--- flow/run.sh ---
#!/bin/bash
# the make line also repeats each setting of config.mk as NAME=value (left out here)
make -C /OpenROAD-flow-scripts/flow DESIGN_CONFIG=/design/flow/config.mk WORK_HOME=/design/flow/orfs CLKGATE_MAP_FILE= finish
--- flow/constraint.sdc ---
create_clock -name core_clock -period 20.0 [get_ports {clk}]
set_input_delay 4.0000 -clock core_clock [delete_from_list [all_inputs] [get_ports {clk}]]
set_output_delay 4.0000 -clock core_clock [all_outputs]
set_load 0.01 [all_outputs]
--- flow/config.mk ---
export PLATFORM = sky130hd
export DESIGN_NAME = adc_3008
export DESIGN_NICKNAME = adc_3008
export VERILOG_FILES = /design/flow/design.v
export SDC_FILE = /design/flow/constraint.sdc
export NUM_CORES = 4
export LEC_CHECK = 0
export ABC_AREA = 1
export CAP_MARGIN = 20
export CORE_ASPECT_RATIO = 0.5
export CORE_MARGIN = 2
export CORE_UTILIZATION = 55
export CTS_CLUSTER_DIAMETER = 295
export CTS_CLUSTER_SIZE = 97
export HOLD_SLACK_MARGIN = -0.1
export PLACE_DENSITY = 0.39
export SETUP_SLACK_MARGIN = -1.98
export SLEW_MARGIN = 20
export TNS_END_PERCENT = 15
--- flow/design.v ---
module seven_seg(en,in,seg);
input [3:0] in;
input en;
output [7:0] seg;
reg [7:0] seg;
always@(en or in)
begin
 if (!en) seg=8'b11111111;
 else case(in)
 4'd0: seg=8'b11000000;
 4'd1: seg=8'b11111001;
 4'd2: seg=8'b10100100;
 4'd3: seg=8'b10110000;
 4'd4: seg=8'b10011001;
 4'd5: seg=8'b10010010;
 4'd6: seg=8'b10000010;
 4'd7: seg=8'b11011000;
 4'd8: seg=8'b10000000;
 4'd9: seg=8'b10010000;
 default: seg=8'b11111111;
 endcase
 end
 endmodule 
module seven_seg_dot (en,in,seg);
input [3:0] in;
input en;
output [7:0] seg;
reg [7:0] seg;
always@(en or in)
begin
 if (!en) seg=8'b11111111;
 else case(in)
 4'd0: seg=8'b01000000;
 4'd1: seg=8'b01111001;
 4'd2: seg=8'b00100100;
 4'd3: seg=8'b00110000;
 4'd4: seg=8'b00011001;
 4'd5: seg=8'b00010010;
 4'd6: seg=8'b00000010;
 4'd7: seg=8'b01011000;
 4'd8: seg=8'b00000000;
 4'd9: seg=8'b00010000;
 default: seg=8'b11111111;
 endcase
 end
 endmodule 
module bcd_8421 (clk, rst, data, unit, ten, hun, thou, ten_thou, hun_thou);
input clk, rst;
input [19:0] data;
output [3:0] unit, ten, hun, thou, ten_thou, hun_thou;
reg [5:0]  cnt_shift;
reg [43:0] data_shift;  
reg        shift_sig;
reg [3:0]  unit, ten, hun, thou, ten_thou, hun_thou;
always@(posedge clk or posedge rst)
if (rst)
cnt_shift <= 5'd0;
else if (cnt_shift == 5'd21 && shift_sig == 1'b0)
cnt_shift <= 5'd0;
else if (shift_sig == 1'b0)
cnt_shift <= cnt_shift +1'b1;
else 
cnt_shift <= cnt_shift;
always@(posedge clk or posedge rst)
if (rst)
data_shift <= 44'b0;
else if (cnt_shift == 5'd0 && shift_sig == 1'b0)
data_shift <= {24'd0, data};
else if ((cnt_shift <= 5'd20) && (shift_sig == 1'b1))
begin
data_shift[23:20] <= (data_shift[23:20] > 4'b0100)?(data_shift[23:20] + 4'b0011):(data_shift[23:20]);
data_shift[27:24] <= (data_shift[27:24] > 4'b0100)?(data_shift[27:24] + 4'b0011):(data_shift[27:24]);
data_shift[31:28] <= (data_shift[31:28] > 4'b0100)?(data_shift[31:28] + 4'b0011):(data_shift[31:28]);
data_shift[35:32] <= (data_shift[35:32] > 4'b0100)?(data_shift[35:32] + 4'b0011):(data_shift[35:32]);
data_shift[39:36] <= (data_shift[39:36] > 4'b0100)?(data_shift[39:36] + 4'b0011):(data_shift[39:36]);
data_shift[43:40] <= (data_shift[43:40] > 4'b0100)?(data_shift[43:40] + 4'b0011):(data_shift[43:40]);
end
else if ((cnt_shift <= 5'd20) && (shift_sig == 1'b0))
data_shift <= data_shift << 1;
else 
data_shift <= data_shift;
always@(posedge clk or posedge rst)
if(rst == 1'b1)
shift_sig <= 1'b1;
else 
shift_sig <= ~shift_sig;
always@(posedge clk or posedge rst)
if(rst)
begin
unit <= 4'd0;
ten  <= 4'd0;
hun  <= 4'd0;
thou <= 4'd0;
ten_thou <= 4'd0;
hun_thou <= 4'd0;
end
else if (cnt_shift == 5'd21)
begin
 unit  <= data_shift[23:20];
 ten   <= data_shift[27:24];
 hun   <= data_shift[31:28];
 thou  <= data_shift[35:32];
 ten_thou <= data_shift[39:36];
 hun_thou <= data_shift[43:40];
 end
 endmodule
module adc_3008(clk, rst, cs, mosi, sck, miso, start, seg0, seg1, seg2, seg3, seg4, seg5); 
input clk, rst;
input miso;
input start;
output reg cs;
output reg mosi, sck;
output [7:0] seg0, seg1, seg2, seg3, seg4, seg5;
reg [2:0] state;     
reg [7:0] cnt_clk;   
reg [4:0] cnt_sck;   
reg [3:0] cnt_bit;   
reg [2:0] cnt_byte; 
reg rd_sig;          
reg [10:0] data_reg; 
reg [9:0] data_out;  
reg send_data_sig;   
reg [31:0] cnt;      
reg start_sig;       
wire [3:0] unit;
wire [3:0] ten; 
wire [3:0] hun; 
wire [3:0] thou; 
wire [3:0] ten_thou;
wire [3:0] hun_thou;
wire [19:0] data_bcd;
wire [19:0] data_bcd_vol;
assign data_bcd = {10'b0, data_out};
assign data_bcd_vol = (data_bcd*20'd479)/20'd1023;
parameter [2:0] INTIAL = 3'd0,
                WAIT_START = 3'd1,
                WRITE = 3'd2,
		READ = 3'd3,
		WAIT_END = 3'd4,
		END = 3'd5;
parameter WR_IN = 11'b000001_10010;
parameter cnt_clk_max = 8'd219;
parameter cnt_max = 32'd1_999;
always@(posedge clk or posedge rst)
if (rst)
cnt <= 32'd0;
else if (cnt == cnt_max)
cnt <= 32'd0;
else if (start == 1'b1)
cnt <= cnt + 1'b1;
always@(posedge clk or posedge rst)
if (rst)
start_sig <= 1'b0;
else if (start == 1'b1 && cnt == cnt_max)  
start_sig <= 1'b1;
else 
start_sig <= 1'b0;
always@(posedge clk or posedge rst)
if (rst)
state <= INTIAL;
else 
case(state)
INTIAL: if (start_sig == 1'b1)
        state <= WAIT_START;
		  else 
		  state <= INTIAL;
WAIT_START: if (cnt_byte == 3'd0 && cnt_clk == cnt_clk_max)
            state <= WRITE;
            else 
            state <= WAIT_START;			
WRITE: if (cnt_byte == 3'd1 && cnt_clk == cnt_clk_max)
       state <= READ;
	   else 
	   state <= WRITE;
READ: if (cnt_byte == 3'd2 && cnt_clk == cnt_clk_max)
      state <= WAIT_END;
      else 
      state <= READ;	  
WAIT_END: if (cnt_byte == 3'd3 && cnt_clk == cnt_clk_max)
          state <= END;
		    else 
		    state <= WAIT_END;
END: if (cnt_byte == 3'd4 && cnt_clk == cnt_clk_max)
     state <= INTIAL;
     else 
     state <= END;
default: state <= INTIAL;
endcase
always@(posedge clk or posedge rst)
if (rst)
cnt_clk <= 8'd0;
else if (state == INTIAL)
cnt_clk <= 8'd0;
else if (cnt_clk == cnt_clk_max) 
cnt_clk <= 8'd0;
else if (state != INTIAL)
cnt_clk <= cnt_clk + 1'b1;
always@(posedge clk or posedge rst)
if (rst)
cnt_byte <= 3'd0;
else if (cnt_byte == 3'd4 && cnt_clk == cnt_clk_max)
cnt_byte <= 3'd0;
else if (cnt_clk == cnt_clk_max)
cnt_byte <= cnt_byte + 1'b1;
always@(posedge clk or posedge rst)
if (rst)
cnt_sck <= 5'd0;
else if (state == WRITE && cnt_byte == 3'd1 && cnt_sck == 5'd19)
cnt_sck <= 5'd0;
else if (state ==READ && cnt_byte == 3'd2 && cnt_sck == 5'd19)
cnt_sck <= 5'd0;
else if (state == WRITE && cnt_byte == 3'd1)
cnt_sck <= cnt_sck + 1'b1;
else if (state ==READ && cnt_byte == 3'd2)
cnt_sck <= cnt_sck + 1'b1;
else 
cnt_sck <= 1'b0;
always@(posedge clk or posedge rst)
if (rst)
sck <= 1'b0;
else if (cnt_sck == 5'd0 && cnt_byte == 3'd3)
sck <= 1'b0;
else if (cnt_sck == 5'd0 && cnt_byte == 3'd1 && cnt_bit >= 4'd5)
sck <= 1'b0;
else if (cnt_sck == 5'd10 && cnt_byte == 3'd1 && cnt_bit >= 4'd5)
sck <= 1'b1;
else if (cnt_sck == 5'd0 && cnt_byte == 3'd2)
sck <= 1'b0;
else if (cnt_sck == 5'd10 && cnt_byte == 3'd2)
sck <= 1'b1;
else 
sck <= sck;
always@(posedge clk or posedge rst)
if (rst)
cnt_bit <= 4'd0;
else if (cnt_bit == 4'd10 && cnt_sck == 5'd10)
cnt_bit <= 4'd0;
else if (cnt_sck == 5'd10)
cnt_bit <= cnt_bit + 1'b1;
always@(posedge clk or posedge rst)
if (rst)
cs <= 1'b1;
else if (start_sig == 1'b1)
cs <= 1'b0;
else if (cnt_byte == 3'd3 && cnt_clk == cnt_clk_max && state == WAIT_END)
cs <= 1'b1;
always@(posedge clk or posedge rst)
if (rst)
mosi <= 1'b0;
else if (state == WRITE && cnt_byte == 4'd1 && cnt_sck == 5'd0)
mosi <= WR_IN[10-cnt_bit];
else if (state != WRITE)
mosi <= 1'b0;
always@(posedge clk or posedge rst)
if (rst)
rd_sig <= 1'b0;
else if (state == READ && cnt_byte == 4'd2 && cnt_sck == 5'd9)
rd_sig <= 1'b1;
else 
rd_sig <= 1'b0;
always@(posedge clk or posedge rst)
if (rst)
data_reg <= 11'd0;
else if (rd_sig == 1'b1)
data_reg <= {data_reg[9:0], miso};
always@(posedge clk or posedge rst)
if (rst)
send_data_sig <= 1'b0;
else if (cnt_byte == 4'd2 && cnt_clk == cnt_clk_max)
send_data_sig <= 1'b1;
else 
send_data_sig <= 1'b0;
always@(posedge clk or posedge rst)
if (rst)
data_out <= 10'd0;
else if (send_data_sig == 1'b1)
data_out <= data_reg[9:0];
else 
data_out <= data_out;
bcd_8421 bcd_8421_inst(
.clk(clk), 
.rst(rst), 
.data(data_bcd_vol), 
.unit(unit), 
.ten(ten), 
.hun(hun), 
.thou(thou), 
.ten_thou(ten_thou), 
.hun_thou(hun_thou)
);
seven_seg s0(
.en(1'b1),
.in(unit), 
.seg(seg0));
seven_seg s1(
.en(1'b1),
.in(ten), 
.seg(seg1));
seven_seg_dot s2(
.en(1'b1),
.in(hun), 
.seg(seg2));
seven_seg s3(
.en(1'b1),
.in(thou), 
.seg(seg3));
seven_seg s4(
.en(1'b1),
.in(ten_thou), 
.seg(seg4));
seven_seg s5(
.en(1'b1),
.in(hun_thou), 
.seg(seg5));
endmodule
==> results of run 1 <==
## area by class of cell
| cell class | count | area, um^2 | share of cell area, % |
|---|---|---|---|
| clock buffer | 18 | 439 | 2.91 |
| clock inverter | 14 | 111 | 0.737 |
| inverter | 349 | 1320 | 8.72 |
| multi-input combinational | 1408 | 8370 | 55.4 |
| sequential | 156 | 3910 | 25.9 |
| tap | 336 | 420 | 2.78 |
| timing repair buffer | 55 | 536 | 3.55 |
## metrics by stage
step | instances | cell area, um^2 | hold WS (ps) | util (%)
finish | 2336 | 15100 | 397 | 62.2
global route | 2336 | 15100 | 423 | 62.2
CTS | 2336 | 15100 | 397 | 62.2
detailed placement | 2304 | 14600 | 381 | 59.9
global placement | 2304 | 14600 | 387 | 59.9
floorplan | 1943 | 13700 | 365 | -
## per-layer routing
layer  wire length [um]  vias up  track usage [%]
li1                   -     6283                -
met1              14100     5572             30.9
met2              13900      204             41.5
met3               1080       36             4.56
met4                461        0             6.67
met5                  0        -                0
==> notes.md, run 1 <==
Results of the flow run.

The power after layout stands at between 0.0006 and 0.0007 W. The power density of the placed cells stands at between 40 and 50 mW/mm^2. At the worst endpoint, the required time is approximately 20000 ps. The mean routed wirelength per cell stands at approximately 13 um. For the worst-skew pair, the clock arrives at the later sink with an insertion delay of 450 ps. The sum of negative setup slack stands at 0 ps. The net count of the finished layout stands at ~2.1k.

The post-synthesis share of cell area spent on full adders, half adders and majority gates stands at around 15%. Per the run summary, max-cap violations total 0. The area overhead of the layout relative to synthesis stands at 10.0%. Of the combinational cells, the family taking the most area is simple AND/OR/NAND/NOR gates. The worst path needs around 10000 ps of the cycle, external delays included. The vertical die dimension stands at approximately 120 um.

In this run the register-to-register setup slack is 9560 ps. The total area inside the core boundary comes to 0.0243 mm^2. The registers of the reported paths see a clock transition of around 60 ps. Pins over their slew limit in the final report were tallied at 0. STA lists the startpoint of the worst hold path as start_sig. Per the STA report, the cell with the highest stage delay on the worst path is fa_1. In the post-synthesis netlist, the biggest area contributors are dfrtp_1 (28%), nand2_1 (12%), ha_1 (9.4%), inv_1 (9.1%), fa_1 (5.7%).

In this run, distinct cell masters in the synthesized netlist total 57. The number of diodes added for antenna fixing stands at 0. The number of instances on the worst hold path stands at 1.

The pin count of the biggest net entering global routing stands at around 83. The number of top-level design ports stands at 55. Looking at the power breakdown, sequential logic takes between 50% and 60% of the total. In this run, CTS created clock tree buffers numbering 17. The total half-perimeter wirelength after legalization and detailed placement stands at between 20 and 25 mm. The number of H-tree branching levels stands at 4. The final weighted congestion recorded by global placement is just under 0.9.

Per the OpenROAD floorplan log, the area of the die is ~0.026 mm^2. The chip area in the Yosys report stands at roughly 0.014 mm^2. The worst register-to-register path depth is between 60 and 70. The post-synthesis average cell area stands at roughly 7.1 um^2. The worst setup path is launched from a flip-flop. STA puts the critical path data arrival time at between 10000 and 15000 ps.

The area fraction in compound gates stands at 11.9%. The biggest cell delay along the critical path stands at ~540 ps. The row count stands at around 40. The cell count along the critical path stands at 66. For this run, the leading register cell type out of synthesis is dfrtp_1.

The slew of the pin with the lowest slew margin stands at 980 ps. The initial utilization of the core area, before any placement, comes to ~57%. The number of warnings printed during yosys synthesis stands at 4. The synthesized design spends more area on one cell type than any other, namely dfrtp_1. The stage logs contain a warning count of between 60 and 70. The final-layout fill cell count stands at ~2.2k.

Based on the critical path, the design can be clocked at up to roughly 96 MHz. The most frequently used library cell after synthesis is nand2_1. Yosys stat counts around 1.9k cells in the synthesized netlist. The internal power stands at between 0.0004 and 0.0005 W. The sequential power stands at around 0.00033 W. Summed over all layers, the routed wires come to about 29 mm. Combinational logic burns under 10% of the power. In the hold report, the worst path ends at cs.

In this run, synthesis inferred 0 flip-flops with an integrated enable. The total iterations of the first detailed-routing run stands at 6. After Yosys synthesis, XOR and XNOR cells account for between 3 and 4% of the synthesized area. The run finished with no timing, DRC or antenna violations.

The relative max-transition margin stands at 34.7%. The post-CTS setup repair buffer count stands at 0. The number of buffers inserted for hold repair after clock tree synthesis stands at 0. The overall routing resource usage stands at 23.9%. The dominant power group in this design is registers.

The worst setup path is of the flip-flop to flip-flop kind. In the synthesized netlist, the number of instances is around 1.9k. The worst setup path is captured at a flip-flop. The largest buffer count on any clock path stands at 2. The x dimension of the die stands at roughly 230 um.

The clock network burns a little under half of the power. In this design, the critical path's most frequently occurring cell is nand2_1. The number of storage elements in the synthesis netlist stands at 156. By count the netlist is led by nand2_1 (454), inv_1 (331), nor2_1 (160).

The synthesized netlist occupies a cell area of roughly 0.014 mm^2. Yosys reports the multiplexer fraction of the synthesized area as 0%. Per the power-grid run, VDD falls by no more than 44.9 uV. In this run the worst hold path is classified as flip-flop to flip-flop. The fraction of post-synthesis cell area in the top cell type by area stands at ~28%. The critical-path maximum fanout stands at 20.

The kind of cell with the highest combined delay along the critical path is simple AND/OR/NAND/NOR gates. The power attributed to combinational cells stands at between 0.00002 and 0.00003 W. The timing report notes that buffer and inverter cells on the critical path total 7. The final hold violation count stands at 0. For this run, the final setup violation count is recorded as 0. TritonCTS built the clock tree. The clock network consumes a total of 0.000303 W. In the finished design, the share of the clock period the worst path needs comes to 52.2%.

The initial antenna violation count is 0. The async set or reset register ratio after synthesis stands at 100%. The pre-CTS setup slack stands at about 9600 ps. The number of nets with antenna violations after detailed routing stands at 0. On the final layout, the worst clock skew is approximately 11 ps. The net switching power in the latest report is approximately 0.00017 W. The launch point of the critical path was reported as data_out[2].

The violation tally recorded at the end of detailed-routing iteration 0 is approximately 800. The simple-gate area share of the yosys netlist stands at 30.7%. The number of clock sinks stands at 156. The most critical setup path has its endpoint at bcd_8421_inst.data_shift[0]. The report lists the number of cells resized after CTS as 0. The power report puts the leakage power at 7.63 nW. Per the breakdown, switching nets consume between 20% and 30% of all power.

Input and output buffers added on the ports amount to roughly 49. The setup slack after layout stands at about 9600 ps. In this run the critical register-to-register path is captured at bcd_8421_inst.data_shift[0].

Per the detail_route report, DRC violations left total 0. In this run the clock root is driven by a clkbuf_16. Setup repair after global routing left no endpoint under its margin.

Per the GRT congestion report, total overflow comes to 0. The launch point of the worst register-to-register path is recorded as data_out[2]. The via count of the first global-routing pass came to 11.6k.

The fraction of the yosys area taken by sequential cells stands at between 20 and 30%. The via count stands at approximately 12k. The wire length of the first global-routing pass stands at about 52 mm. The via count normalized by instance count stands at between 5 and 6.
==> inputs of run 2 (changes only) <==
- CORE_ASPECT_RATIO: 0.5 -> default
- CORE_UTILIZATION: 55 -> 72
- CTS_CLUSTER_DIAMETER: 295 -> 371
- CTS_CLUSTER_SIZE: 97 -> 100
- HOLD_SLACK_MARGIN: -0.1 -> default
- PLACE_DENSITY: 0.39 -> default
- SETUP_SLACK_MARGIN: -1.98 -> default
- TNS_END_PERCENT: 15 -> 10
- clock period: 20.0 -> 9.04 ns (I/O delays scaled with it)
==> run 2 against run 1 <==
The flow now stops in global routing. Synthesized cell count unchanged. Die size decreased by 23%. Synthesized area unchanged.
==> notes.md, run 2 <==
Implementation progress

The die area came to 0.0202 mm^2 (-23%). The vertical die dimension is 142 um (+23%). The synthesis stats list as the most numerous cell nand2_1. The x dimension of the die is 142 um (-38%).

The number of H-tree branching levels is 4 (unchanged). The synthesized-area fraction occupied by xor and xnor cells stands at 3.19% (unchanged). The fraction of post-synthesis cell area in the top cell type by area stands at 28.1% (unchanged). The placeable core region stands at 0.0187 mm^2 (-23%).

The global routing report lists combined usage of all routing layers as approximately three quarters. The post-synth tally of flip-flops with integrated enable was 0 (unchanged). By area the synthesized netlist is led by dfrtp_1 (28%), nand2_1 (12%), ha_1 (9.4%), inv_1 (9.1%), fa_1 (5.7%). The async set or reset register ratio after synthesis was 100% (unchanged). The number of top-level design ports is 55 (unchanged). The largest total area in the synthesized netlist belongs to dfrtp_1.

The total CTS buffers stands at 17 (unchanged). Among all flip-flop cells after synthesis, the most frequent one is dfrtp_1. The unique cell type count in the Yosys netlist stands at 57 (unchanged). The number of storage elements in the synthesis netlist stands at 156 (unchanged). The residual overflow from global routing stands at 12. The largest buffer count on any clock path stands at 2 (unchanged). The post-synthesis share of cell area spent on full adders, half adders and majority gates was 15.1% (unchanged). The number of clock sinks was 156 (unchanged).

The area fraction in compound gates came to 11.9% (unchanged). The multiplexer share of the synthesized area stands at 0% (unchanged). The commonest cells after synthesis are nand2_1 (454), inv_1 (331), nor2_1 (160). The total half-perimeter wirelength after legalization and detailed placement stands at 27.3 mm (+18%). The cell count after placement stands at 2404 (+4.3%). The global placer's final weighted congestion stands at 0.915 (+3.8%). CTS placed an instance of clkbuf_16 at the clock tree root. The stage where the run came to a stop is global routing. Yosys shows that the main logic family after synthesis is simple AND/OR/NAND/NOR gates. The tool reported: "[ERROR GRT-0232] Routing congestion too high. Check the congestion heatmap in the GUI". The run stopped with a tool error. The gate count after technology mapping is 1939 (unchanged). The chip area in the Yosys report was 0.0137 mm^2 (unchanged). The synthesized area stands at 0.0137 mm^2 (unchanged). The number of warnings printed during yosys synthesis came to 4 (unchanged). The number of buffers inserted for hold repair after clock tree synthesis came to 0 (unchanged). The number of buffer cells added on primary ports stands at 49 (unchanged). The simple-gate area share of the yosys netlist stands at 30.7% (unchanged). The initial core utilization was 73.4% (+17 points). The post-synthesis average cell area stands at 7.08 um^2 (unchanged). The cell total in the yosys stat output stands at 1939 (unchanged). The row count came to 50 (+25%). The fraction of the yosys area taken by sequential cells was 28.5% (unchanged).
==> run 2: what timing repair did <==
item                                    in CTS
endpoints found under the setup margin       3
gates resized                               93
setup buffers                               16
cloned                                       3
pin swaps                                   40
==> run 2: per-layer routing <==
layer  global-route usage, %  overflow
met1                    73.5         0
met4                    73.0         8
met2                    92.5         4
met5                    30.1         0
met3                    59.4         0
==> run 2: stage by stage <==
step	setup slack, ps	hold slack, ps	total power (W)	instance area [um^2]	util (%)
3_5_place_dp	-857	395	0.000809	15900	85.2
4_1_cts	-369	424	0.00158	17100	91.3
2_1_floorplan	263	365	0.000792	13700	-
3_3_place_gp	-453	371	0.000803	15900	85.2
==> inputs of run 3 (changes only) <==
- CELL_PAD_IN_SITES_DETAIL_PLACEMENT: default -> 0
- CELL_PAD_IN_SITES_GLOBAL_PLACEMENT: default -> 1
- CORE_ASPECT_RATIO: default -> 1.88
- CORE_MARGIN: 2 -> 3
- CORE_UTILIZATION: 72 -> 15
- CTS_CLUSTER_DIAMETER: 371 -> 130
- CTS_CLUSTER_SIZE: 100 -> 95
- GPL_ROUTABILITY_DRIVEN: default -> 0
- GPL_TIMING_DRIVEN: default -> 0
- HOLD_SLACK_MARGIN: default -> -0.07
- MAX_ROUTING_LAYER: default -> met4
- SETUP_SLACK_MARGIN: default -> 1.33
- TNS_END_PERCENT: 10 -> 40
- clock period: 9.04 -> 19.0 ns (I/O delays scaled with it)
==> run 3 against run 2 <==
Now clean on timing, DRC and antenna. Synthesized area is the same. Synthesized cell count unchanged. Die size rose to 4.7 times the previous value.
==> notes.md, run 3 <==
Results of the flow run.

The run finished with no timing, DRC or antenna violations. The timing report shows that the slowest cell on the worst path is fa_1. The tree is rooted in a clkbuf_16. The number of storage elements in the synthesis netlist stands at 156 (unchanged).

The x dimension of the die stands at 227 um (+60%). According to the hold report, the worst path is of the flip-flop to flip-flop type. Tracing the worst setup path back leads to its startpoint at data_out[2]. The number of buffers inserted for hold repair after clock tree synthesis stands at 0 (unchanged). The instance area at placement stands at 0.0157 mm^2 (-1.5%).

The power dissipated in the clock network stands at roughly 0.00036 W. By area the synthesized netlist is led by dfrtp_1 (28%), nand2_1 (12%), ha_1 (9.4%), inv_1 (9.1%), fa_1 (5.7%). The fraction of power spent switching nets stands at roughly a quarter. Final hold analysis gives a worst-case slack of about 400 ps. Per the OpenROAD timing report, the critical path contains around 67 cells.

The OpenROAD report gives the critical path a data arrival time of between 10000 and 15000 ps. The total iterations of the first detailed-routing run stands at 4. The clock network fraction of total power stands at between 40% and 50%.

Overall routing resource usage recorded by global route was between 8 and 9%. The area fraction in compound gates came to 11.9% (unchanged). The switching power total stands at 0.000178 W.

Summed over all sequential cells, the power is 0.000349 W. The quantity of gates resized following cts came to 0 (-100%). The detailed router reported a total wirelength of ~37 mm. The final-layout fill cell count stands at around 10k. The timing report attributes the biggest portion of critical-path delay to simple AND/OR/NAND/NOR gates. The number of warnings printed during yosys synthesis stands at 4 (unchanged). Post-synth the commonest register cell is dfrtp_1. Per the run report, area growth between synthesis and finish was 18.8%. The async set or reset register ratio after synthesis stands at 100% (unchanged). Data on the critical path is required at its endpoint by 19400 ps.

Per the detail_route report, the via count comes to approximately 12k. The total CTS buffers stands at 17 (unchanged). Cell internal power was estimated by the tool at approximately 0.00056 W.

In the final layout, the multi-input gates occupy approximately 0.0084 mm^2. The number of buffer cells added on primary ports stands at 48 (-2.0%). The biggest cell delay along the critical path stands at between 500 and 600 ps. The completed layout was analyzed and its total power is between 0.0007 and 0.0008 W. The group that draws the most power in this run is clock. Of the available clock period, the critical path in the final layout requires roughly 58%. The unique cell type count in the Yosys netlist was 57 (unchanged). The chip area in the Yosys report came to 0.0137 mm^2 (unchanged). The worst reg2reg path depth stands at ~67.

The setup clock skew after layout stands at roughly 13 ps. The post-synth tally of flip-flops with integrated enable stands at 0 (unchanged). TritonCTS built the clock tree. The skew report gives the latency at the later pin of the worst-skew pair as 460 ps. The post-synthesis average cell area was 7.08 um^2 (unchanged). The maximum operating frequency stands at roughly 91 MHz. The combined buffer and inverter count along the critical path stands at 8. The worst setup path is launched from a flip-flop. The share of total power in combinational logic stands at slightly above 4%. The initial core utilization came to 15.2% (-58 points).

The multiplexer share of the synthesized area stands at 0% (unchanged). The post-CTS setup repair buffer count stands at 0 (-16). The total half-perimeter wirelength after legalization and detailed placement came to 30.3 mm (+11%).

The leakage dissipation stands at just under 8 nW. The initial antenna violation count was 0. The part of the total power dissipated in sequential elements stands at a little under half. Combinational cells consume a total of between 0.00003 and 0.00004 W. The number of nets with antenna violations after detailed routing stands at 0. From the final report, the count of setup violators was given as 0. The launch point of the worst register-to-register path is recorded as data_out[2]. Counting instances, the worst hold path has a depth of 1.

The fraction of the yosys area taken by sequential cells came to 28.5% (unchanged). Across all stage logs, warnings added up to around 67. The timing report shows the most common cell along the critical path to be nand2_1. The final critical-path required period stands at ~11000 ps. The worst-case vdd ir drop stands at ~55 uV.

The number of H-tree branching levels stands at 4 (unchanged). The placeable core region came to 0.0905 mm^2 (+380%). The die area is 0.0954 mm^2 (+370%).

For reference, the final report shows the max-slew violation count at 0. In the synthesized netlist, the dominant kind of combinational cell is simple AND/OR/NAND/NOR gates. The vertical die dimension stands at 421 um (+200%). Power spread over the standard cell area amounts to roughly 45 mW/mm^2. For reference, the most critical setup path is categorized as flip-flop to flip-flop. The synthesized area stands at 0.0137 mm^2 (unchanged). Across all setup checks in the final design, the least slack found is around 8000 ps. Antenna repair during routing inserted a diode count of 0.

STA classifies the critical path endpoint as a flip-flop. The row count was 151 (+200%). Of all cell types, the one taking the most synthesized area is dfrtp_1. The number of DRC markers in iteration 0 stands at just under 500. The pre-CTS setup slack stands at 7640 ps (+8500 ps). The pin closest to its max-slew limit shows a slew of between 700 and 800 ps. The synthesis stats list as the most numerous cell nand2_1.

Summing all flip-flop and latch instances after layout gives roughly 0.004 mm^2. Entering global routing, the biggest net connects a little over 80 pins. The worst hold path terminates at cs. TritonRoute reported its final design rule violation total as 0. The via count of the first global-routing pass was around 13k.

The commonest cells after synthesis are nand2_1 (454), inv_1 (331), nor2_1 (160). The number of top-level design ports stands at 55 (unchanged). The synthesized-area fraction occupied by xor and xnor cells stands at 3.19% (unchanged). The setup slack of the worst register-to-register path stands at approximately 8000 ps.

The max capacitance violation total stands at 0. Setup repair after global routing left no endpoint under its margin. The number of clock sinks stands at 156 (unchanged). The wire length of the first global-routing pass stands at between 60 and 70 mm. The fraction of post-synthesis cell area in the top cell type by area stands at 28.1% (unchanged). The largest buffer count on any clock path stands at 2 (unchanged). The worst-case max-slew headroom was logged as 46.6%. The registers of the reported paths see a clock transition of around 60 ps. The net count of the finished layout stands at around 2.2k. The global route stage reports its total congestion overflow as 0. The post-synthesis share of cell area spent on full adders, half adders and majority gates stands at 15.1% (unchanged). Following the worst setup path forward leads to its endpoint at bcd_8421_inst.data_shift[0]. The final design area excluding fillers stands at 0.0163 mm^2. STA lists the endpoint of the worst register-to-register path as bcd_8421_inst.data_shift[0]. The mean routed wirelength per cell stands at around 12 um.

Per the timing report, the biggest fanout along the worst path comes to 10. The worst hold path begins at start_sig. The cell total in the yosys stat output was 1939 (unchanged). Setup total negative slack on the finished layout was measured at 0 ps. After detailed routing, the number of vias per cell comes to roughly 3.8.

The simple-gate area share of the yosys netlist came to 30.7% (unchanged). The gate count after technology mapping stands at 1939 (unchanged). The final hold violation count recorded for this run is 0.
## run 3: layout make-up
type,instances,area share [%]
Clock buffer,21,2.76
Tap cell,1147,8.80
Inverter,349,8.10
Timing Repair Buffer,49,3.12
Multi-Input combinational cell,1408,51.4
Sequential cell,156,24.0
Buffer,30,0.952
Clock inverter,11,0.952
## run 3: metal layers
metal  GRT usage [%]  share of wire (%)  up-vias
li1                -                  -     6342
met1            7.07                 35     5522
met2            17.6                 61      114
met3            1.22                1.7       40
met4            2.68                2.1        0
met5               -                  0        -
## run 3: per-stage QoR
| step | std cells | util [%] |
|---|---|---|
| 2_1_floorplan | 1943 | - |
| 3_3_place_gp | 3138 | 17.3 |
| 3_5_place_dp | 3139 | 17.3 |
| 4_1_cts | 3171 | 18.0 |
| 5_1_grt | 3171 | 18.0 |
| 6_report | 3171 | 18.0 |
==> inputs of run 4 (changes only) <==
- CELL_PAD_IN_SITES_DETAIL_PLACEMENT: 0 -> default
- CELL_PAD_IN_SITES_GLOBAL_PLACEMENT: 1 -> default
- CORE_ASPECT_RATIO: 1.88 -> default
- CORE_MARGIN: 3 -> 2
- CORE_UTILIZATION: 15 -> 72
- CTS_CLUSTER_DIAMETER: 130 -> 79
- CTS_CLUSTER_SIZE: 95 -> default
- GPL_ROUTABILITY_DRIVEN: 0 -> default
- GPL_TIMING_DRIVEN: 0 -> default
- HOLD_SLACK_MARGIN: -0.07 -> default
- MAX_ROUTING_LAYER: met4 -> default
- PLACE_DENSITY_LB_ADDON: default -> 0.2
- SETUP_SLACK_MARGIN: 1.33 -> 1.8
- TNS_END_PERCENT: 40 -> default
- clock period: 19.0 -> 7.0 ns (I/O delays scaled with it)
==> run 4 against run 3 <==
The run now fails in global routing. Synthesized cell count is the same. Die size shrank 79%. Synthesized area is the same.
==> notes.md, run 4 <==
Implementation progress

The run stopped with a tool error. Per the run summary, the flow got no further than global routing. The tool reported: "[ERROR GRT-0232] Routing congestion too high. Check the congestion heatmap in the GUI".

The commonest cells after synthesis are nand2_1 (454), inv_1 (331), nor2_1 (160). Among all cell types in the netlist, the one instantiated most often is nand2_1. Overall routing resource usage recorded by global route was just over 90%. The number of H-tree branching levels stands at 4 (unchanged). The synthesis report lists the most area-consuming cells as dfrtp_1 (28%), nand2_1 (12%), ha_1 (9.4%), inv_1 (9.1%), fa_1 (5.7%). The cell total in the yosys stat output stands at 1939 (unchanged). The die area stands at 0.0202 mm^2 (-79%). The number of warnings printed during yosys synthesis stands at 4 (unchanged). The total CTS buffers was 17 (unchanged). The residual overflow from global routing stands at 1041. The simple-gate area share of the yosys netlist is 30.7% (unchanged). The global placer's final weighted congestion stands at 0.918.

The synthesized area was 0.0137 mm^2 (unchanged). The vertical die dimension stands at 142 um (-66%). The total half-perimeter wirelength after legalization and detailed placement stands at 29.2 mm (-3.7%). The area fraction in compound gates is 11.9% (unchanged). The root buffer cell chosen for the clock tree is clkbuf_16. Among all flip-flop cells after synthesis, the most frequent one is dfrtp_1. The initial core utilization stands at 73.4% (+58 points). The number of buffers inserted for hold repair after clock tree synthesis stands at 0 (unchanged). The row count came to 50 (-67%).

The gate count after technology mapping stands at 1939 (unchanged). The placeable core region stands at 0.0187 mm^2 (-79%). The fraction of the yosys area taken by sequential cells stands at 28.5% (unchanged). For reference, the top logic cell family by area is simple AND/OR/NAND/NOR gates.

The x dimension of the die stands at 142 um (-37%). The biggest area contributor in the post-synthesis netlist is dfrtp_1. The fraction of post-synthesis cell area in the top cell type by area is 28.1% (unchanged). The number of top-level design ports was 55 (unchanged).

The synthesized-area fraction occupied by xor and xnor cells stands at 3.19% (unchanged). The number of buffer cells added on primary ports came to 49 (+2.1%). The chip area in the Yosys report stands at 0.0137 mm^2 (unchanged). The post-synth tally of flip-flops with integrated enable stands at 0 (unchanged).

The post-synthesis share of cell area spent on full adders, half adders and majority gates stands at 15.1% (unchanged). The number of storage elements in the synthesis netlist stands at 156 (unchanged). The async set or reset register ratio after synthesis stands at 100% (unchanged). The post-synthesis average cell area came to 7.08 um^2 (unchanged). The number of clock sinks is 156 (unchanged). The multiplexer share of the synthesized area stands at 0% (unchanged). The largest buffer count on any clock path came to 2 (unchanged). The unique cell type count in the Yosys netlist stands at 57 (unchanged).
[run 4: what timing repair did]
item,in CTS
pin swaps,54
buffers inserted,32
gates resized,117
setup endpoints to repair,8
gates cloned,3
[run 4: per-layer routing]
metal	GRT overflow	global-route usage (%)
met5	0	16.3
met4	264	106
met3	6	70.9
met2	762	118
met1	9	84.3
[run 4: stage by stage]
stage | cells | total power [W] | worst slack (ps) | cell area, um^2 | util, %
floorplan | 1943 | 0.00102 | -1460 | 14100 | -
global placement | 2409 | 0.00104 | -2060 | 16300 | 87.2
detailed placement | 2409 | 0.00104 | -2410 | 16300 | 87.2
CTS | 2476 | 0.00205 | -2310 | 17600 | 94.2
==> inputs of run 5 (changes only) <==
- CTS_CLUSTER_DIAMETER: 79 -> default
- CTS_CLUSTER_SIZE: default -> 22
- PLACE_DENSITY: default -> 0.8
- PLACE_DENSITY_LB_ADDON: 0.2 -> default
- SETUP_SLACK_MARGIN: 1.8 -> default
- clock period: 7.0 -> 9.55 ns (I/O delays scaled with it)
==> run 5 against run 4 <==
Now fails the layout checks on setup timing. Synthesized area stayed put. Die size unchanged. Synthesized cell count stayed put.
==> notes.md, run 5 <==
Results of the flow run.

The number of buffers and inverters on the critical path is 11. Global routing consumed, over all layers together, 33.0% of the routing resources. Setup repair after global routing could not meet its margin everywhere. The first detailed-routing pass ran for 9 iterations. The x dimension of the die stands at 142 um (unchanged).

The worst setup path is captured at a flip-flop. The flow ran to the end, but the layout failed its checks. At the worst endpoint, the arrival time is ~11000 ps. Antenna repair during routing inserted a diode count of 0. The commonest register cell is dfrtp_1. The largest total area in the synthesized netlist belongs to dfrtp_1.

Entering global routing, the biggest net connects about 86 pins. The critical path endpoint has a required time of slightly below 10000 ps. The setup slack of the worst register-to-register path stands at -990 ps.

Looking at the VDD voltage map, the peak drop is approximately 150 uV. The total count of max-transition violations in the final report stands at 0. The sequential power stands at approximately 0.00069 W. The relative max-transition margin stands at 43.3%. The async set or reset register ratio after synthesis stands at 100% (unchanged). The synthesized area stands at 0.0137 mm^2 (unchanged). The initial antenna violation count stands at 0. Once layout is complete, the cells apart from fillers number 2343.

The number of clock sinks was 156 (unchanged). STA lists the endpoint of the worst register-to-register path as bcd_8421_inst.data_shift[0]. After clock tree synthesis, the clock-pin slew on the worst setup and hold paths is ~60 ps. Ranked by total cell area, the synthesized netlist is headed by dfrtp_1 (28%), nand2_1 (12%), ha_1 (9.4%), inv_1 (9.1%), fa_1 (5.7%).

In this run the worst setup path terminates at bcd_8421_inst.data_shift[0]. In the final routed layout, each cell accounts on average for between 15 and 20 um. The final hold violation count recorded for this run is 0. The biggest cell delay along the critical path stands at ~560 ps.

The maximum operating frequency stands at 94.9 MHz. The power report attributes to the clock group a share of 46.1%. Per the timing report, the most critical flop-to-flop path originates at data_out[2]. According to the finish report, the design has a final net count of approximately 2.2k. The via count normalized by instance count stands at approximately 6.2. The number of warnings printed during yosys synthesis was 4 (unchanged).

The flow reports that combinational logic draws approximately 4.2% of the design power. The setup slack after layout stands at -989 ps. The largest buffer count on any clock path came to 2 (unchanged). After layout, the worst path uses 110% of the clock period.

The number of buffers inserted for hold repair after clock tree synthesis stands at 0 (unchanged). The instance area at placement stands at 0.0148 mm^2 (-9.1%). The fraction of the yosys area taken by sequential cells came to 28.5% (unchanged). The via count of the first global-routing pass is ~13k.

The global placer's final weighted congestion stands at 1.02 (+11%). The cell sitting at the root of the clock tree is a clkbuf_16. The number of H-tree branching levels stands at 4 (unchanged). The pin closest to its max-slew limit shows a slew of approximately 850 ps.

The script computed a power per unit cell area of slightly above 80 mW/mm^2. The post-synth tally of flip-flops with integrated enable is 0 (unchanged). The fraction of power spent switching nets stands at between 20% and 30%.

The post-synthesis share of cell area spent on full adders, half adders and majority gates came to 15.1% (unchanged). The fraction of post-synthesis cell area in the top cell type by area stands at 28.1% (unchanged). The total CTS buffers stands at 17 (unchanged). The unique cell type count in the Yosys netlist came to 57 (unchanged).

The checks that failed were setup timing. The simple-gate area share of the yosys netlist stands at 30.7% (unchanged). The chip area in the Yosys report stands at 0.0137 mm^2 (unchanged). The leakage dissipation stands at about 8.4 nW. In this design, the critical path's most frequently occurring cell is nand2_1. For this run the aggregate overflow at the end of global routing stands at 0. The number of buffer cells added on primary ports stands at 49 (unchanged). For the completed layout, the total cell area is recorded as roughly 0.017 mm^2. The synthesized-area fraction occupied by xor and xnor cells stands at 3.19% (unchanged). The flow reports power dissipated in the clock network as around 0.00065 W. The multiplexer share of the synthesized area stands at 0% (unchanged).

The number of storage elements in the synthesis netlist stands at 156 (unchanged). The gate count after technology mapping was 1939 (unchanged). The cell count along the critical path stands at 74. The total half-perimeter wirelength after legalization and detailed placement stands at 24.2 mm (-17%). The wire length of the first global-routing pass stands at between 50 and 60 mm.

STA classifies the critical path startpoint as a flip-flop. The cell count after placement came to 2254 (-6.4%). For this design, the slowest cell found on the critical path is fa_1. The area overhead of the layout relative to synthesis stands at 23.1%. For this design the total switching power over the nets is between 0.0003 and 0.0004 W. The report counts max-capacitance violations totalling 0. The type recorded for the worst min-delay path is flip-flop to flip-flop. The internal power stands at approximately 0.0011 W. Endpoints with negative setup slack in the final report add up to 3. The die area stands at 0.0202 mm^2 (unchanged).

The placeable core region stands at 0.0187 mm^2 (unchanged). The row count is 50 (unchanged). The setup clock skew after layout stands at between 8 and 9 ps.

The part of the total power dissipated in sequential elements stands at about half. Max fanout on the critical path was recorded as 9. The power attributed to combinational cells stands at between 0.00005 and 0.00006 W.

The number of instances on the worst hold path stands at 1. The worst hold margin stands at roughly 400 ps. The vertical die dimension came to 142 um (unchanged). Per the log, the first TritonRoute iteration ended with a DRC count of 1584. After routing, the total negative slack on setup checks comes to -1920 ps. Ranked by instance count, the synthesized netlist is headed by nand2_1 (454), inv_1 (331), nor2_1 (160). The cell total in the yosys stat output is 1939 (unchanged). Overall power consumption after layout is estimated at 0.00140 W.

The initial core utilization stands at 73.4% (unchanged). The area fraction in compound gates stands at 11.9% (unchanged). The filler cells instantiated in the layout total just under 900. The post-synthesis average cell area is 7.08 um^2 (unchanged). The clock latency of the later-clocked register in the worst-skew pair stands at 420 ps. Looking at hold timing, the worst path starts from start_sig. The routed layout has roughly 15k vias.

TritonCTS built the clock tree. The number of top-level design ports stands at 55 (unchanged). Among cell families on the critical path, the largest total delay comes from simple AND/OR/NAND/NOR gates. The synthesis run identifies the leading combinational cell family as simple AND/OR/NAND/NOR gates. Summing over the stages, the warning tally comes to ~70. The report puts the cell count of the worst reg-to-reg path at ~74. Counting I/O delays and the setup requirement, the final critical path takes around 11000 ps. Looking at the setup timing report, the critical path kind is flip-flop to flip-flop. The critical path starts at data_out[2]. Looking at the gate-level netlist, the highest instance count belongs to nand2_1. The endpoint of the worst hold path is reported as cs. The largest share of the power goes to registers. For this block, the routed nets add up to 40.6 mm of wire. For this run, design rule violations remaining after detail routing come to 0. The number of nets with antenna violations after detailed routing stands at 0.
-- run 5: area by class of cell --
class,count,area (um^2),area share [%]
sequential,156,3910,23.1
inverter,349,1330,7.88
timing repair inverter,1,7.51,0.0444
timing repair buffer,159,1380,8.17
tap,234,293,1.73
clock inverter,13,119,0.704
clock buffer,19,443,2.62
multi-input combinational,1412,9410,55.7
-- run 5: repair_timing --
action / in CTS / in global routing
setup buffers: 14 / 38
endpoints found under the setup margin: 2 / 3
pin swaps: 25 / 102
resized: 47 / 215
endpoints found under the hold margin: 0 / 0
gates cloned: 3 / 2
-- run 5: layer usage --
metal	vias up	global-route usage, %	share of wire, %	wire length (um)
met5	-	0	0	0
met4	0	11.3	6.0	2430
met3	306	5.55	8.8	3590
met2	952	56.5	48	19500
met1	6765	42.6	37	15100
li1	6520	-	-	-
-- run 5: through the flow --
step	utilization [%]	setup slack [ps]
final	90.3	-989
after global routing	90.3	-1770
after CTS	83.9	0.250
after detailed placement	79.3	-291
after global placement	79.3	25.0
after floorplan	-	773
==> inputs of run 6 (changes only) <==
- ABC_AREA: 1 -> default
- CORE_UTILIZATION: 72 -> 70
- CTS_CLUSTER_SIZE: 22 -> 15
- PLACE_DENSITY: 0.8 -> 0.67
- clock period: 9.55 -> 13.4 ns (I/O delays scaled with it)
==> run 6 against run 5 <==
The run now finishes clean. Die size rose by 3.3%. Fmax fell by 14%. Via count fell by 17%. Combinational power fell by 41%. Flip-flop count did not move. Cell count fell by 19%. Non-clock buffer count fell by 104. Wire length fell by 20%. Power fell by 27%. Global-route usage fell by 0.82 points. Critical path depth fell by 33. Critical path type unchanged. Largest power group is now clock.
==> notes.md, run 6 <==
Results of the flow run.

The number of warnings printed during yosys synthesis stands at 4 (unchanged). The cell total in the yosys stat output stands at 1615 (-17%). The vertical die dimension stands at 144 um (+1.6%). The total count of max-transition violations in the final report stands at 0 (unchanged). The number of H-tree branching levels stands at 4 (unchanged).

The async set or reset register ratio after synthesis stands at 100% (unchanged). The launch point of the worst register-to-register path is recorded as data_out[0]. The largest buffer count on any clock path came to 2 (unchanged). The post-synthesis average cell area was 8.54 um^2 (+21%). The number of buffer cells added on primary ports is 49 (unchanged). The final-report setup violation count stands at 0 (-3). The sequential power came to 0.000494 W (-29%). The critical path starts at data_out[0]. The wire length after detailed routing stands at 32.5 mm (-20%). The number of top-level design ports came to 55 (unchanged). The chip area in the Yosys report was 0.0138 mm^2 (+0.48%). The share of total power in combinational logic is 3.4% (-0.8 points). Grouping stages by cell kind, the critical path spends the most delay in simple AND/OR/NAND/NOR gates. The area overhead of the layout relative to synthesis stands at 8.27%.

The met2 capacity usage during global routing stands at 53.0% (-3.6 points). The overall routing resource usage is 32.2% (-0.82 points). The unique cell type count in the Yosys netlist was 106 (+86%). The capture point of the critical path was reported as bcd_8421_inst.data_shift[0]. The wire length of the first global-routing pass stands at 54.4 mm (-1.6%). The power after layout came to 0.00102 W (-27%). The worst setup path is captured at a flip-flop. The die area stands at 0.0208 mm^2 (+3.3%). The power density of the placed cells stands at 68.6 mW/mm^2 (-17%).

The via count of the first global-routing pass stands at 11.2k (-11%). The post-CTS setup repair buffer count was 0 (-14). The setup clock skew after layout is 17.0 ps (+8.65 ps).

In this run the clock root is driven by a clkbuf_16. The flow ran to the end and the layout has no timing, DRC or antenna violations. The cell count along the critical path stands at 41 (-45%). The total CTS buffers came to 17 (unchanged). The x dimension of the die stands at 144 um (+1.6%). The global-route met1 utilization is 44.7% (+2.1 points). The worst-case vdd ir drop came to 95.1 uV (-36%).

The number of nets with antenna violations after detailed routing was 0 (unchanged). The startpoint identified for the worst hold timing path is start_sig. The max capacitance violation total stands at 0 (unchanged). The biggest cell delay along the critical path stands at 730 ps (+170 ps). The worst setup path is launched from a flip-flop. Yosys instantiated no cell more often than dfrtp_1. The net count of the finished layout came to 1765 (-21%). The total iterations of the first detailed-routing run is 5 (-4).

The fraction of power spent switching nets was 25.5% (+1.5 points). The count of placed standard cells in the final layout, fillers left out came to 1897 (-19%). The number of DRC markers in iteration 0 came to 1023 (-35%). For reference, the most critical setup path is categorized as flip-flop to flip-flop.

The relative max-transition margin stands at 30.0% (-13 points). The number of buffers inserted for hold repair after clock tree synthesis came to 0 (unchanged). The residual overflow from global routing stands at 0 (unchanged). The initial antenna violation count is 0 (unchanged). Setup repair after global routing left no endpoint under its margin.

The post-synth tally of flip-flops with integrated enable was 0 (unchanged). The setup slack of the worst register-to-register path stands at 1190 ps (+2180 ps). The mean routed wirelength per cell stands at 17.1 um (-1.0%). The number of logged tool warnings stands at 69 (-1.4%). The worst reg2reg path depth stands at 41 (-45%).

The maximum operating frequency came to 81.9 MHz (-14%). The clock network fraction of total power was 48.3% (+2.2 points). The number of diodes added for antenna fixing is 0 (unchanged). The total half-perimeter wirelength after legalization and detailed placement stands at 23.6 mm (-2.5%). Looking at the group totals, the largest power group turns out to be clock. The combined buffer and inverter count along the critical path stands at 5 (-6).

The sum of negative setup slack stands at 0 ps (+1920 ps). The final hold violation count stands at 0 (unchanged). The DRC violation count after routing was 0 (unchanged).

In this run the worst hold path is classified as flip-flop to flip-flop. The switching power total is 0.000261 W (-22%). The multiplexer share of the synthesized area was 3.37% (+3.4 points). The cell count after placement stands at 1865 (-17%). The power attributed to combinational cells was 0.0000349 W (-41%).

The synthesized-area fraction occupied by xor and xnor cells was 4.83% (+1.6 points). The path with the worst hold slack has its endpoint at cs. The simple-gate area share of the yosys netlist stands at 20.7% (-10 points). The power dissipated in the clock network came to 0.000495 W (-23%).

The required time of the critical path stands at 13750 ps (+3840 ps). The internal power stands at 0.000763 W (-28%). The part of the total power dissipated in sequential elements stands at 48.2% (-1.4 points). For this design, the slowest cell found on the critical path is nor3_1.

The synthesized area was 0.0138 mm^2 (+0.48%). The pre-CTS setup slack stands at 1460 ps (+1750 ps). The setup slack after layout came to 1190 ps (+2180 ps). The global placer's final weighted congestion stands at 0.939 (-8.0%). The slew of the pin with the lowest slew margin is 1050 ps (+199 ps). Looking at area per cell type in the netlist, the leader is dfrtp_1. The met3 usage is 4.40% (-1.1 points). The placeable core region stands at 0.0194 mm^2 (+3.7%). Counting stages on the worst path, the most repeated cell is inv_1.

The ratio of final minimum period to clock period stands at 91.1% (-19 points). The number of clock sinks is 156 (unchanged). The fraction of post-synthesis cell area in the top cell type by area stands at 27.9% (-0.13 points).

The gate count after technology mapping stands at 1615 (-17%). The post-route core utilization stands at 77.0% (-13 points). The post-synthesis share of cell area spent on full adders, half adders and majority gates was 15.1% (+0.073 points). For this run, the leading register cell type out of synthesis is dfrtp_1. The fraction of the yosys area taken by sequential cells stands at 28.3% (-0.14 points). The critical-path maximum fanout stands at 13 (+4). The initial core utilization stands at 71.1% (-2.3 points). The worst path arrival time stands at 12550 ps (+1650 ps). The main area contributors are dfrtp_1 (28%), ha_1 (9.3%), fa_1 (5.7%), o21ai_0 (4.1%), a21oi_1 (4.0%).

TritonCTS built the clock tree. Among the non-sequential cells, AND-OR/OR-AND gates take the most area. The via count normalized by instance count stands at 6.38 (+2.8%).

The area fraction in compound gates came to 21.3% (+9.4 points). The row count is 51 (+2.0%). The quantity of gates resized following cts stands at 0 (-100%). The number of storage elements in the synthesis netlist was 156 (unchanged). The synthesis run shows the most used standard cells to be dfrtp_1 (154), nand2_1 (142), nor2_1 (138). The clock-pin slew of the registers on the worst-case setup and hold paths is 70 ps (about the same). The global router reports that the layer with the highest usage is met2.

The number of instances on the worst hold path stands at 1 (unchanged). The leakage dissipation was 6.67 nW (-21%). The via count came to 12.1k (-17%). The final critical-path required period came to 12210 ps (+1670 ps). The pin count of the biggest net entering global routing stands at 98 (+14%). The endpoint identified for the worst register-to-register timing path is bcd_8421_inst.data_shift[0]. The clock latency of the later-clocked register in the worst-skew pair came to 430 ps (about the same).
## run 6: metrics by stage
step,area (um^2),hold WS [ps]
2_1_floorplan,13800,361
3_3_place_gp,14300,376
3_5_place_dp,14300,376
4_1_cts,14900,384
5_1_grt,14900,412
6_report,14900,380
## run 6: final cells by class
type | count | area, um^2
flip-flops and latches | 156 | 3910
inverters | 131 | 497
clock buffers | 17 | 425
multi-input cells | 1258 | 9050
clock inverters | 15 | 191
repair buffers | 55 | 536
well taps | 265 | 332
fillers | 1415 | 4460
## run 6: metal layers
metal | wire length, um | up-vias
met5 | 0 | -
met4 | 531 | 0
met3 | 1880 | 58
met2 | 15500 | 449
met1 | 14600 | 5805
li1 | - | 5790
==> inputs of run 7 (changes only) <==
- ABC_AREA: default -> 1
- CORE_UTILIZATION: 70 -> 68
- CTS_CLUSTER_DIAMETER: default -> 230
- CTS_CLUSTER_SIZE: 15 -> 22
- PLACE_DENSITY: 0.67 -> 0.8
- clock period: 13.4 -> 7.02 ns (I/O delays scaled with it)
==> run 7 against run 6 <==
The layout now fails its checks (setup timing). Global-route usage is 5.1 points higher. Largest power group unchanged. Critical endpoint unchanged. Cell count rose by 34%. Setup slack worse by 6100 ps. Die size rose by 2.4%. Final area is 23% higher. Sequential power is 91% higher. Synthesized cell count up 20%. Largest cell class unchanged. Combinational power is 140% higher. Clock skew down 2.2 ps. Flip-flop count unchanged. Register-to-register slack worse by 6100 ps.
==> notes.md, run 7 <==
Results of the flow run.

The run finished, with violations left. The run did not pass the layout checks because of setup timing. The final critical-path required period stands at 11900 ps (-310 ps). The clock-pin slew of the registers on the worst-case setup and hold paths is 70 ps (about the same). The largest buffer count on any clock path stands at 2 (unchanged). The instance area at placement stands at 0.0163 mm^2 (+14%). After synthesis, the cell types taking the most area are dfrtp_1 (28%), nand2_1 (12%), ha_1 (9.4%), inv_1 (9.1%), fa_1 (5.7%).

The cell type that accounts for the most area after synthesis is dfrtp_1. The wire length after detailed routing is 54.9 mm (+69%). Looking at the clock tree report, the root buffer type is clkbuf_16. The pre-CTS setup slack stands at -2410 ps (-3870 ps). The leakage dissipation came to 9.29 nW (+39%). The global placer's final weighted congestion came to 0.934 (-0.50%). The number of DRC markers in iteration 0 came to 2595 (+150%). The gate count after technology mapping was 1939 (+20%). The path with the worst hold slack has its endpoint at cs. The simple-gate area share of the yosys netlist came to 30.7% (+10 points). The cell count along the critical path is 70 (+71%). The critical path is of the flip-flop to flip-flop type. The total count of max-transition violations in the final report stands at 0 (unchanged). Relative to the synthesized area, the layout overhead comes to 34.4%.

The vertical die dimension was 146 um (+1.2%). The power density of the placed cells stands at 114 mW/mm^2 (+67%). The total area of multi-input combinational cells stands at 0.00959 mm^2 (+6.0%). The combined flip-flop and latch cell area was 0.00391 mm^2 (+0.16%).

The post-synth tally of flip-flops with integrated enable came to 0 (unchanged). The number of H-tree branching levels came to 4 (unchanged). The via count of the first global-routing pass was 14.6k (+30%). The number of buffer cells added on primary ports stands at 49 (unchanged). The synthesized-area fraction occupied by xor and xnor cells stands at 3.19% (-1.6 points).

The unique cell type count in the Yosys netlist stands at 57 (-46%). The synthesized area is 0.0137 mm^2 (-0.48%). The via count is 16.9k (+40%). The relative max-transition margin stands at 40.9% (+11 points). The number of storage elements in the synthesis netlist is 156 (unchanged). The x dimension of the die came to 146 um (+1.2%). The cell count after placement came to 2436 (+31%).

Setup repair after global routing could not meet its margin everywhere. The via count normalized by instance count came to 6.68 (+4.7%). The maximum operating frequency is 84.1 MHz (+2.6%). The net count of the finished layout stands at 2401 (+36%). The clock latency of the later-clocked register in the worst-skew pair was 460 ps (+30 ps).

The ratio of final minimum period to clock period stands at 169% (+78 points). The initial core utilization was 69.8% (-1.3 points). The number of top-level design ports stands at 55 (unchanged).

The number of warnings printed during yosys synthesis stands at 4 (unchanged). For reference, the top cells by count after synthesis are nand2_1 (454), inv_1 (331), nor2_1 (160). The critical path's slowest stage uses the library cell fa_1. The fraction of post-synthesis cell area in the top cell type by area stands at 28.1% (+0.13 points). The multiplexer share of the synthesized area stands at 0% (-3.4 points).

The pin count of the biggest net entering global routing stands at 96 (-2.0%). Of the combinational cells, the family taking the most area is simple AND/OR/NAND/NOR gates. The biggest cell delay along the critical path stands at 570 ps (-160 ps).

Counting stages on the worst path, the most repeated cell is nand2_1. Per the timing report, the most critical flop-to-flop path originates at data_out[7]. The setup slack of the worst register-to-register path stands at -4880 ps (-6070 ps). The power dissipated in the clock network stands at 0.00108 W (+120%).

The number of clock sinks came to 156 (unchanged). STA classifies the critical path endpoint as a flip-flop. Looking at the reg2reg group, the worst path ends at bcd_8421_inst.data_shift[0]. The row count was 51 (unchanged). The residual overflow from global routing stands at 0 (unchanged). The launch point of the critical path was reported as data_out[7]. The tightest min-delay check is of the flip-flop to flip-flop type.

The initial antenna violation count is 2 (+2). The wire length of the first global-routing pass was 66.7 mm (+23%). The post-synthesis share of cell area spent on full adders, half adders and majority gates was 15.1% (-0.073 points). The worst-case vdd ir drop is 201 uV (+110%).

The sequential power stands at 0.000943 W (+91%). The total CTS buffers stands at 17 (unchanged). Per the synth stats, the flop cell with the highest instance count is dfrtp_1. The clock network fraction of total power stands at 51.3% (+3.0 points).

The fraction of the yosys area taken by sequential cells was 28.5% (+0.14 points). The total iterations of the first detailed-routing run stands at 14 (+9). In this run the worst setup path terminates at bcd_8421_inst.data_shift[0]. For this run the top cell type by instance count after synthesis was nand2_1.

Grouping stages by cell kind, the critical path spends the most delay in simple AND/OR/NAND/NOR gates. The fraction of power spent switching nets is 24.0% (-1.5 points). The switching power total stands at 0.000505 W (+94%).

The post-synthesis average cell area is 7.08 um^2 (-17%). The setup clock skew after layout stands at 14.7 ps (-2.25 ps). The mean routed wirelength per cell stands at 21.7 um (+26%).

The worst reg2reg path depth stands at 70 (+71%). The cell total in the yosys stat output is 1939 (+20%). The chip area in the Yosys report stands at 0.0137 mm^2 (-0.48%). The final design area excluding fillers was 0.0184 mm^2 (+23%).

STA classifies the critical path startpoint as a flip-flop. The final-layout fill cell count stands at 661 (-53%). The number of instances on the worst hold path stands at 1 (unchanged). The number of logged tool warnings stands at 71 (+2.9%). The max capacitance violation total was 0 (unchanged). The power attributed to combinational cells stands at 0.0000826 W (+140%). The share of total power in combinational logic was 3.9% (+0.5 points). The final hold violation count stands at 0 (unchanged). The worst path arrival time was 12230 ps (-320 ps). In the power breakdown, the biggest contributor is clock. The overall routing resource usage was 37.3% (+5.1 points). The setup slack after layout stands at -4880 ps (-6070 ps). The sum of negative setup slack came to -17630 ps (-17630 ps).

Looking at hold timing, the worst path starts from start_sig. The required time of the critical path is 7350 ps (-6400 ps). The part of the total power dissipated in sequential elements stands at 44.7% (-3.5 points).

The number of nets with antenna violations after detailed routing was 0 (unchanged). The area fraction in compound gates came to 11.9% (-9.4 points). The placeable core region was 0.0197 mm^2 (+1.3%). The die area stands at 0.0213 mm^2 (+2.4%). The async set or reset register ratio after synthesis stands at 100% (unchanged).

The critical-path maximum fanout stands at 6 (-7). The post-route core utilization came to 93.8% (+17 points). The final-report setup violation count was 6 (+6). The DRC violation count after routing was 0 (unchanged). The count of placed standard cells in the final layout, fillers left out is 2534 (+34%).

The combined buffer and inverter count along the critical path was 11 (+6). The total half-perimeter wirelength after legalization and detailed placement stands at 26.2 mm (+11%). The slew of the pin with the lowest slew margin stands at 886 ps (-163 ps). TritonCTS built the clock tree. The internal power stands at 0.00160 W (+110%).
-- run 7: what timing repair did --
action                     in CTS  in global routing
cloned                          4                  2
setup endpoints to repair       5                  6
resized                        55                182
buffers inserted               29                 30
pin swaps                      34                102
hold buffers                    0                  0
-- run 7: layout make-up --
cell class | count | area share, %
clock inverters | 12 | 1.12
multi-input cells | 1412 | 52.0
repair inverters | 1 | 0.0339
clock buffers | 20 | 2.48
diodes | 1 | 0.0136
flip-flops and latches | 156 | 21.2
well taps | 265 | 1.80
inverters | 349 | 7.21
repair buffers | 318 | 14.1
-- run 7: per-layer routing --
metal	vias up	GRT usage, %	share of wire (%)
li1	6839	-	-
met1	7649	44.5	32
met2	1756	66.3	45
met3	679	5.81	12
met4	2	17.2	10
met5	-	0	0.018
-- run 7: per-stage QoR --
step | power, W | hold slack (ps)
4_1_cts | 0.00207 | 409
5_1_grt | 0.00216 | 425
6_report | 0.00211 | 407
3_5_place_dp | 0.00104 | 377
3_3_place_gp | 0.00103 | 373
2_1_floorplan | 0.00102 | 365
==> inputs of run 8 (changes only) <==
- CORE_UTILIZATION: 68 -> 71
- CTS_CLUSTER_DIAMETER: 230 -> default
- CTS_CLUSTER_SIZE: 22 -> default
- PLACE_DENSITY: 0.8 -> 0.41
- SETUP_SLACK_MARGIN: default -> -0.16
- TNS_END_PERCENT: default -> 5
- clock period: 7.02 -> 18.1 ns (I/O delays scaled with it)
==> run 8 against run 7 <==
Register-to-register slack improved by 12000 ps. Critical path type unchanged. Power decreased by 63%. Now clean on timing, DRC and antenna. Critical path depth decreased by 4. Fmax increased by 13%. Critical endpoint unchanged. Non-clock buffer count decreased by 263. Synthesized cell count unchanged.
==> notes.md, run 8 <==
Results of the flow run.

By area the synthesized netlist is led by dfrtp_1 (28%), nand2_1 (12%), ha_1 (9.4%), inv_1 (9.1%), fa_1 (5.7%). The switching power total is 0.000189 W (-63%). STA classifies the critical path endpoint as a flip-flop. The setup slack of the worst register-to-register path stands at 7580 ps (+12460 ps). The relative max-transition margin was 48.8% (+7.9 points). The clock-pin slew of the registers on the worst-case setup and hold paths is 70 ps (about the same).

The via count was 12.5k (-26%). The global placer's final weighted congestion was 0.980 (+4.9%). The final-layout fill cell count stands at 1347 (+100%).

The cell total in the yosys stat output came to 1939 (unchanged). The total iterations of the first detailed-routing run stands at 8 (-6). The number of storage elements in the synthesis netlist stands at 156 (unchanged). The required time of the critical path is 18420 ps (+11070 ps).

The synthesized area stands at 0.0137 mm^2 (unchanged). Hold analysis lists the worst path endpoint as cs. The number of top-level design ports stands at 55 (unchanged). The number of logged tool warnings stands at 69 (-2.8%). TritonCTS built the clock tree. Among all flip-flop cells after synthesis, the most frequent one is dfrtp_1.

The launch point of the worst min-delay path is recorded as start_sig. The mean routed wirelength per cell came to 13.7 um (-37%). The unique cell type count in the Yosys netlist stands at 57 (unchanged). The post-route core utilization is 80.2% (-14 points). The fraction of the yosys area taken by sequential cells stands at 28.5% (unchanged). The post-synth tally of flip-flops with integrated enable came to 0 (unchanged). The biggest cell delay along the critical path is 550 ps (-20 ps). The pin count of the biggest net entering global routing is 83 (-14%).

The chip area in the Yosys report was 0.0137 mm^2 (unchanged). The clock latency of the later-clocked register in the worst-skew pair came to 430 ps (-30 ps). Setup repair after global routing left no endpoint under its margin. The clock network fraction of total power stands at 49.5% (-1.8 points). The DRC violation count after routing was 0 (unchanged). The cell sitting at the root of the clock tree is a clkbuf_16. The leakage dissipation stands at 7.68 nW (-17%). The initial antenna violation count is 0 (-2). The wire length of the first global-routing pass stands at 53.4 mm (-20%).

The worst setup path is of the flip-flop to flip-flop kind. For the worst reg-to-reg path, the startpoint reported by OpenROAD is data_out[2]. The via count of the first global-routing pass came to 12.0k (-18%).

The x dimension of the die stands at 143 um (-2.1%). The capture point of the worst register-to-register path is recorded as bcd_8421_inst.data_shift[0]. The slowest stage of the critical path is the fa_1 cell. The number of clock sinks stands at 156 (unchanged). The count of placed standard cells in the final layout, fillers left out stands at 2260 (-11%). The final hold violation count came to 0 (unchanged).

For reference, the critical path is captured by bcd_8421_inst.data_shift[0]. Among the stages of the critical path, the cell type that occurs most often is nand2_1. The cell count after placement was 2228 (-8.5%). The area fraction in compound gates is 11.9% (unchanged). In the synthesized netlist, the dominant kind of combinational cell is simple AND/OR/NAND/NOR gates. The most critical min-delay path falls under flip-flop to flip-flop.

The power attributed to combinational cells came to 0.0000303 W (-63%). The ratio of final minimum period to clock period stands at 58.1% (-110 points). The worst setup path is launched from a flip-flop. The multiplexer share of the synthesized area stands at 0% (unchanged). The power dissipated in the clock network was 0.000388 W (-64%). The sum of negative setup slack is 0 ps (+17630 ps). The residual overflow from global routing is 0 (unchanged).

The dominant power group in this design is clock. The instance area at placement came to 0.0145 mm^2 (-11%). In this run the worst setup path begins at data_out[2].

The power after layout stands at 0.000783 W (-63%). The largest buffer count on any clock path was 2 (unchanged). The overall routing resource usage stands at 31.6% (-5.7 points). The die area stands at 0.0205 mm^2 (-4.1%). The maximum operating frequency is 95.1 MHz (+13%).

The number of nets with antenna violations after detailed routing was 0 (unchanged). The number of buffers inserted for hold repair after clock tree synthesis came to 0 (unchanged). Yosys instantiated no cell more often than nand2_1. The final critical-path required period stands at 10520 ps (-1380 ps). The cell count along the critical path stands at 66 (-5.7%). The combined buffer and inverter count along the critical path stands at 7 (-4).

The worst-case vdd ir drop was 76.2 uV (-62%). The synthesized design spends more area on one cell type than any other, namely dfrtp_1. The gate count after technology mapping stands at 1939 (unchanged). The wire length after detailed routing was 30.9 mm (-44%). The simple-gate area share of the yosys netlist stands at 30.7% (unchanged). The setup clock skew after layout stands at 12.7 ps (-2.05 ps). The final design area excluding fillers stands at 0.0151 mm^2 (-18%). The worst reg2reg path depth stands at 66 (-5.7%). The total CTS buffers stands at 17 (unchanged). The commonest cells after synthesis are nand2_1 (454), inv_1 (331), nor2_1 (160). The quantity of gates resized following cts came to 0 (-100%). The share of total power in combinational logic stands at 3.9% (about the same).

The synthesized-area fraction occupied by xor and xnor cells is 3.19% (unchanged). The post-synthesis average cell area is 7.08 um^2 (unchanged). Broken down by cell family, the worst path's largest delay share belongs to simple AND/OR/NAND/NOR gates. The async set or reset register ratio after synthesis was 100% (unchanged). The initial core utilization stands at 72.9% (+3.1 points). The via count normalized by instance count came to 5.54 (-17%).

The fraction of post-synthesis cell area in the top cell type by area is 28.1% (unchanged). The max capacitance violation total is 0 (unchanged). The vertical die dimension came to 143 um (-2.1%). The power density of the placed cells stands at 51.9 mW/mm^2 (-55%). The number of DRC markers in iteration 0 came to 857 (-67%).

The post-synthesis share of cell area spent on full adders, half adders and majority gates came to 15.1% (unchanged). The slew of the pin with the lowest slew margin stands at 767 ps (-119 ps). The number of H-tree branching levels came to 4 (unchanged). The part of the total power dissipated in sequential elements is 46.7% (+2.0 points). The placeable core region stands at 0.0188 mm^2 (-4.2%). The number of diodes added for antenna fixing is 0 (-1). The run finished with no timing, DRC or antenna violations. The total half-perimeter wirelength after legalization and detailed placement is 23.1 mm (-12%).

The critical-path maximum fanout is 20 (+14). The post-CTS setup repair buffer count was 0 (-100%). The worst path arrival time stands at 10830 ps (-1400 ps). The final-report setup violation count was 0 (-6).

The number of warnings printed during yosys synthesis stands at 4 (unchanged). The net count of the finished layout is 2133 (-11%). The number of instances on the worst hold path stands at 1 (unchanged).

The row count stands at 50 (-2.0%). The sequential power stands at 0.000365 W (-61%). The number of buffer cells added on primary ports was 49 (unchanged).

The fraction of power spent switching nets stands at 24.1% (+0.16 points). The internal power stands at 0.000594 W (-63%). In this run the layout overhead on the synthesized area is reported as 9.97%. The total count of max-transition violations in the final report came to 0 (unchanged).
==> run 8: final cells by class <==
class,count,area (um^2),area share [%]
Multi-Input combinational cell,1408,8370,55.4
Sequential cell,156,3910,25.9
Inverter,349,1320,8.73
Timing Repair Buffer,55,539,3.57
Clock buffer,18,439,2.91
Tap cell,260,325,2.15
Clock inverter,14,198,1.31
==> run 8: stage by stage <==
| step | hold slack, ps | worst slack (ps) |
|---|---|---|
| 6_report | 421 | 7580 |
| 5_1_grt | 443 | 6410 |
| 4_1_cts | 421 | 7610 |
| 3_5_place_dp | 393 | 7660 |
| 3_3_place_gp | 374 | 7960 |
| 2_1_floorplan | 365 | 9320 |
==> run 8: per-layer routing <==
layer,part of all wire (%),up-vias,global-route usage (%)
li1,-,6292,-
met1,45,5817,41.6
met2,49,349,54.7
met3,4.2,61,4.63
met4,1.9,0,8.55
met5,0,-,0
Power figures rest on the tool's default switching activity, not on a simulated workload.
